Design Risc_16_bit, start of the top module:
module Risc_16_bit(
 input clk,
 input rst,
 output [15:0] imem_addr,
 input  [15:0] imem_data,
 output        dmem_we,
 output [2:0]  dmem_addr,
 output [15:0] dmem_wdata
);
Size in the first run: about 2400 cells after synthesis, roughly 0.019 mm^2 of cells after synthesis.
Settings: LEC_CHECK=0, ABC_AREA=1, CAP_MARGIN=20, CORE_MARGIN=2, CORE_UTILIZATION=72, CTS_CLUSTER_SIZE=22, PLACE_DENSITY=0.79, SLEW_MARGIN=20; clock period 2.37 ns.
run.sh (not shown) runs the stock make flow with config.mk's settings and CLKGATE_MAP_FILE=.
The starting point ended with an error in clock tree synthesis (DPL-0038).
Then changed:
- ABC_AREA: 1 -> not set
- CORE_UTILIZATION: 72 -> 54
- CTS_CLUSTER_SIZE: 22 -> not set
- PLACE_DENSITY: 0.79 -> not set
- SETUP_SLACK_MARGIN: not set -> 1.18
- clock period: 2.37 -> 4.3 ns (I/O delays scaled with it)
Now the flow completed and failed the layout checks on negative setup slack.
Synthesized area rises by 3.2%.
Synthesized cell count falls by 23%.
Die size rises by 37%.
Then changed:
- CORE_UTILIZATION: 54 -> 68
- CTS_CLUSTER_DIAMETER: not set -> 206
- CTS_CLUSTER_SIZE: not set -> 24
- SETUP_SLACK_MARGIN: 1.18 -> not set
- clock period: 4.3 -> 5.56 ns (I/O delays scaled with it)
What happened:
- The changed run completed and failed the layout checks on negative setup slack
- routed wire length is lower by 11%
- clock-buffer cell count is lower by 14
- clock power is lower by 54%
- via count is lower by 2.5%
- power is lower by 38%
- critical path depth is lower by 4
- hold slack gains 0.075 ns
- final cell count is lower by 9.5%
- non-clock buffer count is lower by 168
Then changed:
- CORE_UTILIZATION: 68 -> 46
- CTS_CLUSTER_DIAMETER: 206 -> not set
- CTS_CLUSTER_SIZE: 24 -> not set
- clock period: 5.56 -> 6.33 ns (I/O delays scaled with it)
After rerunning: The changed run ran to the end with no violations. First-iteration DRC count decreases by 64%. Routed wire length goes down by 18%. Worst setup slack gets better by 0.53 ns. Global-route usage decreases by 19 points. Clock-buffer cell count increases by 16. Synthesized area does not change. Register-to-register slack improves by 0.95 ns. Design area is lower by 3.4%. Sequential power decreases by 13%. Via count decreases by 18%. Sequential share of layout area grows by 1.2 points.
Then changed:
- CORE_UTILIZATION: 46 -> 72
- PLACE_DENSITY: not set -> 0.4
- clock period: 6.33 -> 6.7 ns (I/O delays scaled with it)
Area after synthesis does not change.
Sequential share of layout area came out higher by 2.4 points.
Wire length came out higher by a few percent.
Non-clock buffer count came out lower by 146.
Core utilization came out higher by 27 points.
Worst setup slack gets worse by 0.086 ns.
Total power came out lower by a little under a tenth.
Combinational power came out lower by roughly a tenth.
Global-route usage came out higher by 18 points.
Design area came out lower by a few percent.
Final cell count came out lower by roughly a tenth.

Risc_16_bit again, from the RTL that the note above started with.
clock: 9.49 ns
lec_check: 0
cap_margin: 40
core_margin: 2
core_utilization: 52
cts_cluster_diameter: 62
gpl_routability_driven: 0
hold_slack_margin: -0.05
setup_slack_margin: 0.51
slew_margin: 15
tns_end_percent: 40
The starting point ran to the end with no violations.
Then changed:
==> flow/config.mk (replaced) <==
export PLATFORM = sky130hd
export DESIGN_NAME = Risc_16_bit
export DESIGN_NICKNAME = Risc_16_bit
export VERILOG_FILES = /design/flow/design.v
export SDC_FILE = /design/flow/constraint.sdc
export NUM_CORES = 4
export LEC_CHECK = 0
export CAP_MARGIN = 20
export CORE_MARGIN = 2
export CORE_UTILIZATION = 65
export SLEW_MARGIN = 20
==> flow/constraint.sdc (replaced) <==
create_clock -name core_clock -period 5.5 [get_ports {clk}]
set_input_delay 1.1000 -clock core_clock [delete_from_list [all_inputs] [get_ports {clk}]]
set_output_delay 1.1000 -clock core_clock [all_outputs]
set_load 0.01 [all_outputs]
Now the flow finished but fails on negative setup slack.
Sequential power went up by 75%.
Clock-buffer cell count went down by 2.
Power went up by 100%.
Cell count went up by 12%.
Critical path depth went up by 3.
Die size went down by about 20%.
Worst setup slack is worse by 1.7 ns.
Synthesized area is unchanged.
Cell area went up by about 17%.

## build 23
Starting RTL as in the previous note.
## Risc_16_bit
module Risc_16_bit(
 input clk,
 input rst,
 output [15:0] imem_addr,
 input  [15:0] imem_data,
 output        dmem_we,
 output [2:0]  dmem_addr,
 output [15:0] dmem_wdata
);
 wire jump,bne,beq,mem_read,mem_write,alu_src,reg_dst,mem_to_reg,reg_write;
 wire[1:0] alu_op;
 wire [3:0] opcode;
 Datapath_Unit DU
 (
  .clk(clk),
  .rst(rst),
  .imem_addr(imem_addr),
  .imem_data(imem_data),
  .trace_we(dmem_we),
  .trace_addr(dmem_addr),
  .trace_wdata(dmem_wdata),
  .jump(jump),
  .beq(beq),
  .mem_read(mem_read),
  .mem_write(mem_write),
  .alu_src(alu_src),
  .reg_dst(reg_dst),
  .mem_to_reg(mem_to_reg),
  .reg_write(reg_write),
  .bne(bne),
  .alu_op(alu_op),
  .opcode(opcode)
 );
 Control_Unit control
 (
  .opcode(opcode),
  .reg_dst(reg_dst),
  .mem_to_reg(mem_to_reg),
  .alu_op(alu_op),
  .jump(jump),
  .bne(bne),
  .beq(beq),
  .mem_read(mem_read),
  .mem_write(mem_write),
  .alu_src(alu_src),
  .reg_write(reg_write)
 );
endmodule
clock: 1.3 ns
lec_check: 0
abc_area: 1
cap_margin: 20
core_aspect_ratio: 1.28
core_margin: 2
core_utilization: 72
cts_cluster_diameter: 397
cts_cluster_size: 97
slew_margin: 20
Build 23 never completed; the flow aborted with a tool error in 4_1_cts.
The inputs of build 34 differ from those of build 23 as listed below.
- CTS_CLUSTER_DIAMETER no longer set, was 397
- CORE_ASPECT_RATIO no longer set, was 1.28
- ABC_AREA no longer set, was 1
- CORE_UTILIZATION now 58, was 72
- CTS_CLUSTER_SIZE no longer set, was 97
- the clock period (ns, I/O delays scaled along) now 4.97, was 1.3
Findings:
Summary of build 34 over build 23: synthesized cell count shows a reduction of 548, mux cell area share after synthesis shows an increase of 17 points, die area shows an increase of about 27%, worst slack after detailed placement shows an increase of 2.34 ns, number of nets at floorplan shows a reduction of 22%. Every stage of build 34 finished as expected; the final checks, on the other hand, flagged setup timing, which means the layout fails.
Relative to build 34, the following input files were edited for build 32:
- CORE_UTILIZATION changed from 58 to 65
- SETUP_SLACK_MARGIN newly set to 0.72
- the clock period (ns, I/O delays scaled along) changed from 4.97 to 5.64
### Flow results
Among build 32 and build 34, the run that stopped before the end is build 32, and it is the only one.
Build 32 never completed; the flow aborted with a tool error in 5_1_grt.
Overall die height, build 32 and build 34: smaller value in build 32
Re synthesized-area fraction occupied by xor and xnor cells: no difference whatsoever between build 32 and build 34.
Measured against build 32, the total core area of build 34 comes out at 1.13 times the reference value.
Summary of the comparison: worst slack after detailed placement is higher in build 32, relative to build 34.
On die size: between build 32 and build 34, it ends up lower for build 32.
Input changes introduced in build 63 (baseline for comparison: build 32):
- a change of CORE_UTILIZATION from 65 to 52
- a deleted SETUP_SLACK_MARGIN that had been 0.72
- an added GPL_ROUTABILITY_DRIVEN of 0
- a change of the clock period (ns, I/O delays scaled along) from 5.64 to 6.4
--- outcome ---
- Build 63 finished every step from synthesis to the final layout, and the layout passed the timing, DRC and antenna checks.
- The run showing the smaller die span in x is build 32.
- The vertical die dimension in build 63 sits 12% above the value recorded for build 32.
- On build 63: post-cts resize count is 203 lower than what build 32 gave.
- Sort build 32 and build 63 by post-placement setup slack, descending, and build 63 comes first.
- From build 32 to build 63 the numbers moved as follows: total placed instance area decreased about 5%, number of CTS-inserted buffers increased 5, core utilization at floorplan decreased 13 points.
Power and IR drop assume default switching activity.
